## before
// Top_FFT
module Top_FFT #(
    parameter   INTEGER_SIZE = 4,
                FRACT_SIZE = 14,
                NFFT = 64
) (
    input       wire                                             clk, rst,
    input       wire                                             start_FFT,
    input       wire    signed  [INTEGER_SIZE+FRACT_SIZE-1:0]    serial_in_r, serial_in_i,
    output      wire    signed  [INTEGER_SIZE+FRACT_SIZE-1:0]    serial_out_r, serial_out_i,
    output      wire                                             end_FFT, data_valid_FFT
);
Size in the first run: roughly 18000 cells after synthesis, ~3400 flip-flops, ~77 I/O pins, ~0.21 mm² of cells after synthesis.
make LEC_CHECK=0 CAP_MARGIN=20 CORE_MARGIN=2 CORE_UTILIZATION=72 CTS_CLUSTER_SIZE=10 PLACE_DENSITY=0.6 SETUP_SLACK_MARGIN=2.09 SLEW_MARGIN=20 TNS_END_PERCENT=5 finish   # period 9.71 ns
run.sh (not shown) runs the stock make flow with config.mk's settings and CLKGATE_MAP_FILE=.
The flow did not stop early for before: all stages ran, and the layout cleared the timing, DRC and antenna checks.
diff inputs: before => after
- removing SETUP_SLACK_MARGIN (formerly 2.09)
- removing CTS_CLUSTER_SIZE (formerly 10)
- changing the clock period (ns, I/O delays scaled along) from 9.71 to 8.03
--- outcome ---
Status: after FAILED at global routing (tool error). after ends up with a setup fix buffers added after clock tree synthesis that is 66 lower than in before. Summary of after over before: die size held, final weighted congestion in routability-driven placement went down about 1.8%, synthesized cell count held, post-cts resize count went down 116, placed instance area went up 0.0038 mm². [compare] base=before new=after: total cell area reported by yosys after synthesis about even, total placed cells including tap cells rose 475, half-perimeter wire length after placement rose 3.5%. In after the post-placement worst setup slack turned out 1.46 ns lower than in before.

---

== nickel ==
Starting RTL as in the previous note.
make LEC_CHECK=0 ABC_AREA=0 CAP_MARGIN=20 CELL_PAD_IN_SITES_DETAIL_PLACEMENT=1 CELL_PAD_IN_SITES_GLOBAL_PLACEMENT=2 CORE_MARGIN=6 CORE_UTILIZATION=40 GPL_ROUTABILITY_DRIVEN=0 SLEW_MARGIN=20 TNS_END_PERCENT=15 finish   # period 12.0 ns
Input changes introduced in harbor (baseline for comparison: nickel):
- clearing GPL_ROUTABILITY_DRIVEN, which used to be 0
- clearing TNS_END_PERCENT, which used to be 15
- clearing CELL_PAD_IN_SITES_GLOBAL_PLACEMENT, which used to be 2
- swapping 6 for 2 in CORE_MARGIN
- clearing CELL_PAD_IN_SITES_DETAIL_PLACEMENT, which used to be 1
- putting PLACE_DENSITY at 0.6 where nothing was set
- clearing ABC_AREA, which used to be 0
- swapping 12.0 for 10.7 in the clock period (ns, I/O delays scaled along)
## What came out
Compared to nickel, harbor leaves more free space in the core. nickel: done, clean on timing, DRC and antenna. harbor: all stages complete, timing, DRC and antenna checks passed. Comparing harbor and nickel, non-clock buffer contribution to total cell area is higher on harbor. Worst setup slack before clock tree synthesis ends up higher on nickel. Min non-clock buffer count across harbor and nickel: nickel. harbor against nickel; total power consumption of the routed design is up by a little under 10%. Changes observed in harbor relative to nickel: overall die area down 12000 µm²; total wirelength of the detailed-routed design now smaller; part of the total power dissipated in the clock network down 1.2 points; row count went up. Changes observed in harbor relative to nickel: final cell count roughly the same, count of vias placed by the detailed router lower.
Edits applied to the flow inputs when going from harbor to willow:
- a change of CORE_UTILIZATION from 40 to 61
- a change of the clock period (ns, I/O delays scaled along) from 10.7 to 6.92
### Flow results
- harbor and willow ended up with roughly the same flip-flop count.
- Status for willow and harbor: clean finish in harbor only
- Diff harbor -> willow: insertion delay to the later sink of the worst-skew pair lost 0.04 ns; fmax now larger.
- Where worst slack after detailed placement is concerned, harbor is better than willow.
- Comparing harbor against willow, there is no change at all in number of buffers inserted by port buffering.
- Between willow and harbor, it is willow whose portion of total power attributed to combinational logic is higher, by 0.2 points.
- Compared with harbor, in willow cell count decreased by 4.6% relative to the old numbers; final design area excluding fillers increased by 4.0% relative to the old numbers; register-to-register slack dropped 2.24 ns.
- Summary: with harbor as the reference, area of the core region in willow moved down by more than a quarter.
Power figures rest on the tool's default switching activity, not on a simulated workload.
